==> flow/design.v <==
`timescale 1ns/1ps
module SIMD(clk,rst,opcode,funct3,funct7,rd_data1,rd_data2,rd_data3,w_add,immed,instrc_add,wr_add,wr_data );
input clk;   
input rst;   
input [6:0] opcode;  
input [2:0] funct3;  
input [6:0] funct7;  
input [15:0] rd_data1;   
input [15:0] rd_data2;   
input [15:0] rd_data3;   
input [4:0] w_add;   
input [11:0] immed;  
output [6:0]instrc_add;
output [4:0] wr_add;     
output [15:0] wr_data;   
wire [1:0]mode;
reg [12:0]op;
wire [3:0]scr_r;
wire scr;
wire [2:0]op_r;
wire [1:0]mac_hl;
wire [15:0]sig_ex;
wire [6:0]n_instrc_add;
wire [1:0]alu_mode;
wire [12:0]alu_op;
wire alu_scr;
wire signed[15:0]source1;
wire [15:0]data2;
wire signed[15:0]source3;
wire [15:0]exsig_data;
wire signed[15:0]source2;
wire signed[7:0]source1_8_1;
wire signed[7:0]source1_8_2;
wire signed[7:0]source2_8_1;
wire signed[7:0]source2_8_2;
wire signed[7:0]source3_8_1;
wire signed[7:0]source3_8_2;
wire signed[3:0]source1_4_1;
wire signed[3:0]source1_4_2;
wire signed[3:0]source1_4_3;
wire signed[3:0]source1_4_4;
wire signed[3:0]source2_4_1;
wire signed[3:0]source2_4_2;
wire signed[3:0]source2_4_3;
wire signed[3:0]source2_4_4;
wire signed[3:0]source3_4_1;
wire signed[3:0]source3_4_2;
wire signed[3:0]source3_4_3;
wire signed[3:0]source3_4_4;
reg [15:0]result_reg;
reg [31:0]mul_reg;
reg[91:0] pip_reg;
reg [6:0] instrc_add;  
assign scr_r=opcode[3:0];
assign op_r=opcode[6:4];
assign mac_hl=funct7[1:0];
always @(posedge clk)
    begin
        if(!rst)
            instrc_add<=0;
        else
            instrc_add<=n_instrc_add;
    end
assign mode=(funct3==3'b001)? 2'b01:
            (funct3==3'b010)? 2'b10:
            (funct3==3'b100)? 2'b11:2'b00;
assign scr=(scr_r==4'b0011)? 1:0;
always @ (opcode or funct7 or mac_hl)
    begin
        case (opcode)
            7'b0111011:begin
                            case(funct7)
                                7'b0000000: op=13'b0000_0000_0000_1;  
                                7'b0100000: op=13'b0000_0000_0001_0;  
                                7'b1000001: op=13'b0000_0000_0010_0;  
                                7'b1000010: op=13'b0000_0000_0100_0;  
                                7'b0001000: op=13'b0000_0000_1000_0;  
                                7'b0010000: op=13'b0000_0001_0000_0;  
                                7'b0011000: op=13'b0000_0010_0000_0;  
                                7'b0110000: op=13'b0000_0100_0000_0;  
                                default:op=13'b0000_0000_0000_0;  
                            endcase
                        end
             7'b1001011:begin
                            case(mac_hl)
                                2'b01:op=13'b0000_1000_0000_0;  
                                2'b10:op=13'b0001_0000_0000_0;  
                                default:op=13'b0000_0000_0000_0;  
                            endcase
                        end
             7'b0100011:op=13'b0010_0000_0000_0;  
             7'b1100011:op=13'b0100_0000_0000_0;  
             7'b1010011:op=13'b1000_0000_0000_0;  
             default:op=13'b0000_0000_0000_0;  
        endcase                                   
    end
assign sig_ex={{4{immed[10]}},immed};
assign n_instrc_add=instrc_add+3'b100;
always @(posedge clk)
    begin
        if(!rst)
            pip_reg <=0;
        else
            begin
                pip_reg[1:0]<=mode;  
                pip_reg[14:2]<=op;  
                pip_reg[15]<=scr;  
                pip_reg[31:16]<= rd_data1;  
                pip_reg[47:32]<= rd_data2;  
                pip_reg[63:48]<= rd_data3;  
                pip_reg[68:64]<= w_add;  
                pip_reg[91:76]<= sig_ex; 
            end 
    end
assign alu_mode=pip_reg[1:0];
assign alu_op=pip_reg[14:2];
assign alu_scr=pip_reg[15];
assign source1=pip_reg[31:16];
assign data2=pip_reg[47:32];
assign source3=pip_reg[63:48];
assign wr_add=pip_reg[68:64];
assign exsig_data=pip_reg[91:76];
assign source2=(alu_scr==1'b0)? data2:exsig_data;
assign source1_8_1=source1[7:0];
assign source1_8_2=source1[15:8];
assign source2_8_1=source2[7:0];
assign source2_8_2=source2[15:8];
assign source3_8_1=source3[7:0];
assign source3_8_2=source3[15:8];
assign source1_4_1=source1[3:0];
assign source1_4_2=source1[7:4];
assign source1_4_3=source1[11:8];
assign source1_4_4=source1[15:12];
assign source2_4_1=source2[3:0];
assign source2_4_2=source2[7:4];
assign source2_4_3=source2[11:8];
assign source2_4_4=source2[15:12];
assign source3_4_1=source3[3:0];
assign source3_4_2=source3[7:4];
assign source3_4_3=source3[11:8];
assign source3_4_4=source3[15:12];
always @(alu_op or alu_mode or source1 or source2 or source3 or source1_8_1 or source1_8_2 or 
         source2_8_1 or source2_8_2 or source3_8_1 or source3_8_2 or source1_4_1 or source1_4_2 or
         source1_4_3 or source1_4_4 or source2_4_1 or source2_4_2 or source2_4_3 or source2_4_4 or
         source3_4_1 or source3_4_2 or source3_4_3 or source3_4_3 or source3_4_4)
    begin
        mul_reg=0;
        result_reg=0;
        case(alu_op)
           13'b0000_0000_0000_1:begin
                                    case(alu_mode)
                                        2'b01:result_reg=source1+source2;  
                                        2'b10:result_reg={source1_8_2+source2_8_2,source1_8_1+source2_8_1};  
                                        2'b11:result_reg={source1_4_4+source2_4_4,source1_4_3+source2_4_3,source1_4_2+source2_4_2,source1_4_1+source2_4_1};  
                                        default:result_reg=0;
                                    endcase
                                end
           13'b0000_0000_0001_0:begin
                                    case(alu_mode)
                                        2'b01:result_reg=source1-source2;  
                                        2'b10:result_reg={source1_8_2-source2_8_2,source1_8_1-source2_8_1};  
                                        2'b11:result_reg={source1_4_4-source2_4_4,source1_4_3-source2_4_3,source1_4_2-source2_4_2,source1_4_1-source2_4_1};  
                                        default:result_reg=0;                       
                                    endcase
                                end
           13'b0000_0000_0010_0:begin
                                    case(alu_mode)
                                        2'b01:begin
                                                mul_reg=source1*source2;  
                                                result_reg=mul_reg[15:0];  
                                              end
                                        2'b10:begin
                                                mul_reg[15:0]=source1_8_1*source2_8_1;  
                                                mul_reg[31:16]=source1_8_2*source2_8_2;
                                                result_reg={mul_reg[23:16],mul_reg[7:0]}; 
                                              end
                                        2'b11:begin
                                                mul_reg[7:0]=source1_4_1*source2_4_1;  
                                                mul_reg[15:8]=source1_4_2*source2_4_2;
                                                mul_reg[23:16]=source1_4_3*source2_4_3;
                                                mul_reg[31:24]=source1_4_4*source2_4_4;
                                                result_reg={mul_reg[27:24],mul_reg[19:16],mul_reg[11:8],mul_reg[3:0]}; 
                                              end
                                        default:begin
                                                    result_reg=0;
                                                    mul_reg=0;
                                                end
                                    endcase
                                end
           13'b0000_0000_0100_0:begin
                                    case(alu_mode)
                                        2'b01:begin 
                                                mul_reg=source1*source2;  
                                                result_reg=mul_reg[31:16];  
                                              end
                                        2'b10:begin
                                                mul_reg[15:0]=source1_8_1*source2_8_1;  
                                                mul_reg[31:16]=source1_8_2*source2_8_2;
                                                result_reg={mul_reg[31:24],mul_reg[15:8]}; 
                                              end
                                        2'b11:begin
                                                mul_reg[7:0]=source1_4_1*source2_4_1;  
                                                mul_reg[15:8]=source1_4_2*source2_4_2;
                                                mul_reg[23:16]=source1_4_3*source2_4_3;
                                                mul_reg[31:24]=source1_4_4*source2_4_4;
                                                result_reg={mul_reg[31:28],mul_reg[23:20],mul_reg[15:12],mul_reg[7:4]}; 
                                              end
                                        default:begin
                                                    result_reg=0;
                                                    mul_reg=0;
                                                end
                                    endcase
                                end
           13'b0000_0000_1000_0:result_reg=source1&source2;  
           13'b0000_0001_0000_0:result_reg=source1|source2;  
           13'b0000_0010_0000_0:result_reg=source1^source2;  
           13'b0000_0100_0000_0:result_reg=~source1;  
           13'b0000_1000_0000_0:begin
                                    case(alu_mode)
                                        2'b01:begin
                                                mul_reg=source1*source2+{{16{1'b0}},source3};  
                                                result_reg=mul_reg[15:0];  
                                              end
                                        2'b10:begin
                                                mul_reg[15:0]=source1_8_1*source2_8_1+{{8{1'b0}},source3_8_1};  
                                                mul_reg[31:16]=source1_8_2*source2_8_2+{{8{1'b0}},source3_8_2};
                                                result_reg={mul_reg[23:16],mul_reg[7:0]}; 
                                              end
                                        2'b11:begin
                                                mul_reg[7:0]=source1_4_1*source2_4_1+{{4{1'b0}},source3_4_1};  
                                                mul_reg[15:8]=source1_4_2*source2_4_2+{{4{1'b0}},source3_4_2};
                                                mul_reg[23:16]=source1_4_3*source2_4_3+{{4{1'b0}},source3_4_3};
                                                mul_reg[31:24]=source1_4_4*source2_4_4+{{4{1'b0}},source3_4_4};
                                                result_reg={mul_reg[27:24],mul_reg[19:16],mul_reg[11:8],mul_reg[3:0]}; 
                                              end
                                        default:begin
                                                    result_reg=0;
                                                    mul_reg=0;
                                                end
                                    endcase
                                end
           13'b0001_0000_0000_0:begin
                                    case(alu_mode)
                                        2'b01:begin
                                                mul_reg=source1*source2+{{16{1'b0}},source3};  
                                                result_reg=mul_reg[31:16];  
                                              end
                                        2'b10:begin
                                                mul_reg[15:0]=source1_8_1*source2_8_1+{{8{1'b0}},source3_8_1};  
                                                mul_reg[31:16]=source1_8_2*source2_8_2+{{8{1'b0}},source3_8_2};
                                                result_reg={mul_reg[31:24],mul_reg[15:8]}; 
                                              end
                                        2'b11:begin
                                                mul_reg[7:0]=source1_4_1*source2_4_1+{{4{1'b0}},source3_4_1};  
                                                mul_reg[15:8]=source1_4_2*source2_4_2+{{4{1'b0}},source3_4_2};
                                                mul_reg[23:16]=source1_4_3*source2_4_3+{{4{1'b0}},source3_4_3};
                                                mul_reg[31:24]=source1_4_4*source2_4_4+{{4{1'b0}},source3_4_4};
                                                result_reg={mul_reg[31:28],mul_reg[23:20],mul_reg[15:12],mul_reg[7:4]}; 
                                              end
                                        default:begin
                                                    result_reg=0;
                                                    mul_reg=0;
                                                end                                    
                                    endcase
                                end
           13'b0010_0000_0000_0:result_reg=(source1<<source2);  
           13'b0100_0000_0000_0:result_reg=(source1>>source2);  
           13'b1000_0000_0000_0:result_reg=(source1<<<source2);  
           default:result_reg=0;
        endcase
    end
assign wr_data=result_reg;
endmodule
make LEC_CHECK=0 CAP_MARGIN=20 CORE_MARGIN=7 CORE_UTILIZATION=33 CTS_CLUSTER_DIAMETER=280 CTS_CLUSTER_SIZE=98 GPL_TIMING_DRIVEN=0 PLACE_DENSITY=0.81 SETUP_SLACK_MARGIN=0.7 SLEW_MARGIN=20 TNS_END_PERCENT=10 finish   # period 18.5 ns
run.sh (not shown) runs the stock make flow with config.mk's settings and CLKGATE_MAP_FILE=.
The first run passed the timing, design-rule and antenna checks.
Then changed:
Settings changed: CORE_MARGIN 7 to 2, CORE_UTILIZATION 33 to 40, CTS_CLUSTER_DIAMETER 280 to not set, CTS_CLUSTER_SIZE 98 to not set, GPL_TIMING_DRIVEN 0 to not set, PLACE_DENSITY 0.81 to not set, SETUP_SLACK_MARGIN 0.7 to not set, TNS_END_PERCENT 10 to not set.
Clock period 18.5 ns to 11.3 ns, I/O delays scaled along.
The changed run completed without violations.
Non-clock buffer count goes down by 31.
Total power goes up by about 60%.
Via count goes down by 4.2%.
Clock power goes up by about 65%.
Core utilization goes up by 7.6 points.
Clock-buffer cell count goes up by 2.
Then changed:
Settings changed: CORE_UTILIZATION 40 to 65, MAX_ROUTING_LAYER set to met4.
Clock period 11.3 ns to 9.01 ns, I/O delays scaled along.
The changed run finished with negative setup slack left.
Area after synthesis stays the same.
Power grows by well over a third.
Global-route usage rises by 26 points.
Then changed:
Settings changed: CORE_UTILIZATION 65 to 44, MAX_ROUTING_LAYER met4 to not set, SETUP_SLACK_MARGIN set to 1.45.
Clock period 9.01 ns to 5.68 ns, I/O delays scaled along.
Result:
- The new run completed, yet does not pass: negative setup slack
- critical path depth rose by 3
- power grows by well over a third
- clock power is higher by well over a third
- final cell count rose by roughly a tenth
- sequential power climbs by well over a third
- wire length shrinks by a few percent
- die size climbs by well over a third
- combinational power climbs by well over a third
- design area rose by roughly a tenth
- global-route usage decreases by 19 points
Power is estimated from default activity; no workload was simulated.
